==> build 53: inputs <==
==> flow/design.v <==
`timescale 1ns / 1ps
module fifo
(
 input we,  
 input re,
 input clk,
 input rst,
 input [7:0] data_in,
 output full,
 output reg [7:0] data_o,
 output  empty
);
integer i;
reg [4:0] pr,pw;
reg [7:0] mem [31:0];
assign empty = (pw == pr);
assign full  = ((pw + 5'd1) == pr);
 always@(posedge clk )
begin
 if(!rst)
  begin
   pr<=5'd1;
   pw<=5'd1;
   for(i=0;i<=31;i=i+1)
    begin
      mem[i]<=8'b0;
    end
  end
else
begin
  if(re&&!empty)
   begin
     data_o<=mem[pr];
     pr<=pr+5'd1;
   end
  if(we&&!full )
   begin
     mem[pw]<=data_in;
     pw<=pw+5'd1;
   end
end
end
endmodule
`timescale 1ns / 1ps
module UART_User_interface(
input [7:0]data_in,
input [2:0]addr,
input wr_en,
input rd_en,
input rst,
input clk,
input fifo_full,
output reg [7:0]AXI_data_out,
output reg [7:0]data_fifo,
output reg fifo_wr_en,
output     [7:0]reg_array0,
output     [7:0]reg_array1,
output     [7:0]reg_array3,
output     [7:0]reg_array4
    );
 reg [7:0] mem [0:7];
assign reg_array0=mem[0];    
assign reg_array1=mem[1];    
assign reg_array3=mem[3];    
assign reg_array4=mem[4];    
always @ (posedge clk) begin
 if (!rst) begin
   mem[0] <= 8'b0;
   mem[1] <= 8'b0;
   mem[2] <= 8'b0;
   mem[3] <= 8'b0;
   mem[4] <= 8'b0;
   mem[5] <= 8'b0;
   mem[6] <= 8'b0;
   mem[7] <= 8'b0;
   AXI_data_out <= 8'b0;
   data_fifo <= 8'b0;
   fifo_wr_en <= 1'b0;
    end
 else begin
   if (wr_en) 
      begin
       mem[addr] <= data_in;
       AXI_data_out <= 0;
         if (addr== 3'b000&& !fifo_full && reg_array3[7] == 0)
         begin                              
            fifo_wr_en <= 1'b1;             
            data_fifo <= data_in;
            mem[5] <= 8'b11111101;
         end 
         else 
         begin
            mem[5]<= 8'b11111111;
            fifo_wr_en <= 1'b0;
            data_fifo <= 8'b0;
         end  
   end	  
   else if (rd_en) begin
	       AXI_data_out <= mem[addr];
	       fifo_wr_en <= 1'b0;
   end
   else begin
	      AXI_data_out <= 0;
	      fifo_wr_en <= 1'b0;
	      mem[5]<= 8'b11111111;
   end	 
 end
end
endmodule
`timescale 1ns / 1ps
module c_div
(
input control,               
input clk_cpu,               
input rst,
input [7:0] tx,              
input [7:0] rate,            
output reg baud_clock,       
output reg baud_tick         
);
reg [15:0] value_rate;
reg  [22:0] int_counter;
reg generate_clk;
always @( posedge clk_cpu)
begin
	if (!rst)
		begin
         value_rate <=16'b0;
		 int_counter <= 0;
	     baud_clock <=1;
         generate_clk <= 0;
         baud_tick <= 0;
		end
    else if (control) begin
         value_rate <= {rate,tx};
         generate_clk <= 1;
         baud_tick <= 0;
    end
    else if (generate_clk) begin
	      if (int_counter == ((value_rate/2)))   
		     begin
		      int_counter <= 0;
		      baud_clock <= ~baud_clock;
		      baud_tick <= ~baud_clock;
		      end
	      else begin
		      int_counter <= int_counter + 1;
		      baud_tick <= 0;
	      end
          end
    else begin
             value_rate <= 16'b0;
		     int_counter <= 0;
	         baud_clock <=1;
	         baud_tick <= 0;
         end
end
endmodule
`timescale 1ns / 1ps
module Process(
    input LCR0,                            
    input LCR1,
    input LCR2,                            
    input LCR3,                            
    input LCR4,                           
    input LCR5,
    input [7:0] data_in,  
    input fifo_empty,                      
    input clk,
    input reset,
    input tx_ready,                       
    output reg  fifo_read,                
    output reg [8:0] data_out,  
    output reg  [3:0] data_length,
    output reg [1:0] num_stop_bit,     
    output reg data_out_active         
    );
 reg  [3:0] data_in_length ;
 reg [7:0] data;
 reg [2:0] state;
 reg [2:0] next_state;
 reg parity;
 parameter  IDLE = 1'b0;
 parameter  data_processing = 1'b1;
always @(posedge clk)
begin
  if (reset==0)  state<= IDLE;
  else           state<= next_state;
end
always @*
 begin
   data_out_active =  0;
   data_out =0;
   num_stop_bit =0;
   data_length =0;
   fifo_read = 0;
   data = 0;
   data_in_length = 0;
   parity = 0;
   next_state = IDLE;
   case (state)
   IDLE:
     begin
    if ( fifo_empty == 0 && tx_ready)   
       begin                            
      fifo_read = 1;                     
     next_state = data_processing ;
       end
 end
data_processing:
    begin
    data_out_active=1;
 case({LCR0,LCR1})               
      2'b00:   begin data_in_length =5; data = {3'b000, data_in[4:0]}; end
      2'b01:   begin data_in_length =6; data = {2'b00,  data_in[5:0]}; end
      2'b10:   begin data_in_length =7; data = {1'b0,   data_in[6:0]}; end
      default: begin data_in_length =8; data = data_in;               end
 endcase
 parity = (^data) ^ LCR5;
     if (LCR3==1)
 begin
      data_length = data_in_length + 4'd1 ;
      data_out = {1'b0,data} | ({8'b0,parity} << data_in_length) ;
     end
 else
      begin
      data_length =  data_in_length;
      data_out = {1'b0,data};
      end
 case (LCR2)                             
 1'b0:    num_stop_bit=2'b01;    
 default: begin
        case({LCR0,LCR1})
        2'b00:   num_stop_bit=2'b10 ;     
        default: num_stop_bit= 2'b11 ;    
        endcase
     end
endcase
    if(!tx_ready)
       next_state=  IDLE;
    else
       next_state=  data_processing ;
    end
 default: begin
    next_state = IDLE;
 end
endcase
 end
endmodule
`timescale 1ns / 1ps
module transmitter(
    input [8:0] data_in,           
    input [1:0] num_stop_bit,
    input reset,
    input [3:0] data_length,            
    input MCR1,                   
    input clk,                   
    input baud_tick,             
    input data_valid ,            
    input n_CTS ,
    output reg  serial_data_out,
    output reg  n_RTS,                       
    output reg  tx_done,          
    output tx_ready              
    );
  reg  [9:0] data;
  reg [13:0] clk_counter;
  reg [3:0] length;
  reg [3:0] bit_counter;  
  reg start_transmit;
  reg tx;
  assign tx_ready = !tx_done;
always @(posedge clk)
 begin
   if (!reset) begin
        data <= 0;
        length <= 0;
        clk_counter <=0;
        bit_counter <= 0;
        n_RTS <= 1;
        tx_done <=0;
        serial_data_out <= 1;
        tx <=1;
       end
   else if (!baud_tick) begin
   end
   else if (data_valid && MCR1 && tx && !n_CTS) begin
         data <= {data_in[8:0],1'b0};      
         length <= data_length;
         bit_counter <= 0;
         tx_done <= 0;
         n_RTS <= 1;    
         tx <=0;
   end 
  else if ( MCR1 && !tx)begin
    n_RTS <= 0;   
    if (bit_counter <= length) begin
       if (clk_counter == 15) begin              
          clk_counter <=  0;                     
          bit_counter <= bit_counter + 1;
          serial_data_out <= data[0];
          data <= {1'b0,data[9:1]};
          end
       else  begin
          serial_data_out <= data[0];
          clk_counter <= clk_counter +1;
        end      
     end
    else begin
     n_RTS <= 0;
        case (num_stop_bit)
      2'b01: begin
           if (clk_counter == 15)begin             
             clk_counter <=  0;
             tx_done <= 1;
             tx<=1;       
             serial_data_out <= 1;
              end
           else  begin
             serial_data_out <=1;
             clk_counter <= clk_counter +1;            
           end
       end
      2'b10:begin                         
           if (clk_counter == 23)begin            
             clk_counter <=  0;
             tx_done <= 1;
             tx<=1;     
             serial_data_out <=1;
              end
           else  begin
             clk_counter <= clk_counter +1;
              serial_data_out <=1;              
              end         
       end
    2'b11:begin
           if (clk_counter == 31)begin             
             clk_counter <=  0;
             tx_done <= 1;
             tx<=1;      
             serial_data_out <=1;
              end
           else  begin
             clk_counter <= clk_counter +1;
             serial_data_out <=1;             
              end         
      end
    default begin
           if (clk_counter == 15)begin             
             clk_counter <=  0;
             tx_done <= 1;
             tx<=1;         
             serial_data_out <=1;
              end
           else  begin
             clk_counter <= clk_counter +1; 
             serial_data_out <=1;            
              end       
     end
     endcase
    end    
 end
 else begin
       data <= 0;
       length <= 0;
       clk_counter <=0;
       bit_counter <= 0;
       n_RTS <= 1;
       tx_done <=0;
       serial_data_out <= 1;
       tx <= 1;
 end 
end
endmodule
`timescale 1ns / 1ps
module UART_Top_Module(
input clk,                      
input rst,                      
input [7:0] data_in,            
input wr_en,rd_en,              
input [2:0] address,            
output  [7:0]data_o,            
output  serial_data_out,        
output  n_RTS,                  
output  tx_done,                
input   n_CTS                 
);
wire b1;
wire [7:0]b2;
wire b3;
wire [7:0]ar0;
wire [7:0]ar1;
wire [7:0]ar3;
wire [7:0]ar4;
wire e1, e2;
wire [8:0]e3;
wire [1:0]e4;
wire [3:0]e5;
wire e6;
wire c1, c3;
wire [7:0]c2;
wire  d1, d2;
assign tx_done = e6;
 UART_User_interface UI1 ( .clk(clk), .rst(rst),
  .wr_en(wr_en), .rd_en(rd_en), .data_in(data_in)
  , .addr(address), .fifo_full(b1),
  .data_fifo(b2), .fifo_wr_en(b3), .AXI_data_out(data_o),
  .reg_array0(ar0), .reg_array1(ar1), .reg_array3(ar3)
  , .reg_array4(ar4)
  );
  fifo F1( .clk(clk), .rst(rst),
  .we(b3), .data_in(b2), .re(c1),
  .full(b1), .data_o(c2), .empty(c3));
  c_div CD1( .rst(rst),
  .clk_cpu(clk), .tx(ar0), .rate(ar1), .control(ar3[7]),
  .baud_clock(d1), .baud_tick(d2));
  Process pr(
  .clk(clk), 
  .reset(rst),
  .data_in(c2), 
  .fifo_empty(c3), 
  .tx_ready(e1),
  .LCR0(ar3[0]), 
  .LCR1(ar3[1]),
  .LCR2(ar3[2]),
  .LCR3(ar3[3]),
  .LCR4(ar3[4]),
  .LCR5(ar3[5]),
  .fifo_read(c1), 
  .data_out_active(e2),
  .data_out(e3), 
  .num_stop_bit(e4),
  .data_length(e5));
  transmitter TX(  .reset(rst),
  .data_valid(e2), .data_in(e3), .num_stop_bit(e4), .data_length(e5), .MCR1(ar4[1]), .clk(clk), .baud_tick(d2),
  .serial_data_out(serial_data_out), .n_RTS(n_RTS), .tx_done(e6),.tx_ready(e1),.n_CTS(n_CTS));
 endmodule
==> flow/run.sh <==
#!/bin/bash
# the make line also repeats each setting of config.mk as NAME=value (left out here)
make -C /OpenROAD-flow-scripts/flow DESIGN_CONFIG=/design/flow/config.mk WORK_HOME=/design/flow/orfs CLKGATE_MAP_FILE= finish
==> flow/config.mk <==
export PLATFORM = sky130hd
export DESIGN_NAME = UART_Top_Module
export DESIGN_NICKNAME = UART_Top_Module
export VERILOG_FILES = /design/flow/design.v
export SDC_FILE = /design/flow/constraint.sdc
export NUM_CORES = 4
export LEC_CHECK = 0
export CAP_MARGIN = 20
export CORE_MARGIN = 2
export CORE_UTILIZATION = 72
export CTS_CLUSTER_SIZE = 32
export PLACE_DENSITY = 0.35
export SETUP_SLACK_MARGIN = 0.66
export SLEW_MARGIN = 20
==> flow/constraint.sdc <==
create_clock -name core_clock -period 2.18 [get_ports {clk}]
set_input_delay 0.4360 -clock core_clock [delete_from_list [all_inputs] [get_ports {clk}]]
set_output_delay 0.4360 -clock core_clock [all_outputs]
set_load 0.01 [all_outputs]
==> trial 93: changes against build 53 <==
--- a/flow/config.mk
+++ b/flow/config.mk
@@ -8,7 +8,6 @@
 export CAP_MARGIN = 20
-export CORE_MARGIN = 2
-export CORE_UTILIZATION = 72
-export CTS_CLUSTER_SIZE = 32
-export PLACE_DENSITY = 0.35
-export SETUP_SLACK_MARGIN = 0.66
+export CORE_ASPECT_RATIO = 0.62
+export CORE_MARGIN = 7
+export CORE_UTILIZATION = 38
+export MAX_ROUTING_LAYER = met4
 export SLEW_MARGIN = 20
==> flow/constraint.sdc (replaced) <==
create_clock -name core_clock -period 3.03 [get_ports {clk}]
set_input_delay 0.6060 -clock core_clock [delete_from_list [all_inputs] [get_ports {clk}]]
set_output_delay 0.6060 -clock core_clock [all_outputs]
set_load 0.01 [all_outputs]
==> build 55: changes against build 53 <==
--- a/flow/config.mk
+++ b/flow/config.mk
@@ -10,5 +10,5 @@
 export CORE_UTILIZATION = 72
-export CTS_CLUSTER_SIZE = 32
-export PLACE_DENSITY = 0.35
-export SETUP_SLACK_MARGIN = 0.66
+export CTS_CLUSTER_DIAMETER = 380
+export PLACE_DENSITY_LB_ADDON = 0.02
+export SETUP_SLACK_MARGIN = 0.63
 export SLEW_MARGIN = 20
==> impl_metrics.ini <==
; yosys + openroad results
[outcome]
status = finished with violations
so_faults = negative setup slack

[place]
dp_hpwl_mm = 31.3

[finish]
area.growth.synth_to_final_pct = 19.4
signal_buffer_area_fraction = 0.0729

[final_timing]
tightestPinTransition_ns = 0.670
setup_ws_ns = -0.183
setup_viol = 254

[drt]
top_layer_used = met4

[power]
pwr_density_cell_nw_per_um2 = 873
powerComb_mw = 4.14
swShare = 0.257
Source of the figures above: build 55

==> impl_metrics.ini <==
; yosys + openroad results
[outcome]
status = finished with violations
so_faults = negative setup slack

[finish]
area.growth.synth_to_final_pct = 29.0
signal_buffer_area_fraction = 0.0962
design_area_um2 = 25900

[power]
p_clk_mw = 7.67
powerComb_mw = 4.85

[final_timing]
timing.fmax_ghz = 0.397
setup_viol = 555
setup_ws_ns = -0.338

[clocking]
cts_root_buffer = clkbuf_16

[place]
dp_hpwl_mm = 30.9

[logic_synthesis]
topCombFamilyByArea = simple AND/OR/NAND/NOR gates

[global_route]
grt_use_met3 = 0.0638
Source of the figures above: build 53

==> impl_metrics.ini <==
; yosys + openroad results
[outcome]
status = complete, no violations

[final_timing]
setup_viol = 0
tightestPinTransition_ns = 1.09
setup_ws_ns = 0.240

[finish]
signal_buffer_area_fraction = 0.0366
area.growth.synth_to_final_pct = 13.5

[logic_synthesis]
synth.cell_area_um2 = 20100
simple_gate_share = 0.164
xor_share = 0.0344
synthMuxAreaShare = 0.119

[clocking]
cts_tree = built

[place]
pre_cts_ws_ns = 0.180
dp_hpwl_mm = 34.1

[global_route]
grt_use_met3 = 0.0543
grt_pass1_wl_mm = 75.9

[power]
powerComb_mw = 2.45
pwr_density_cell_nw_per_um2 = 646

[drt]
top_layer_used = met4
drtIter0Drc = 1569

[die]
ios = 27
Source of the figures above: trial 93

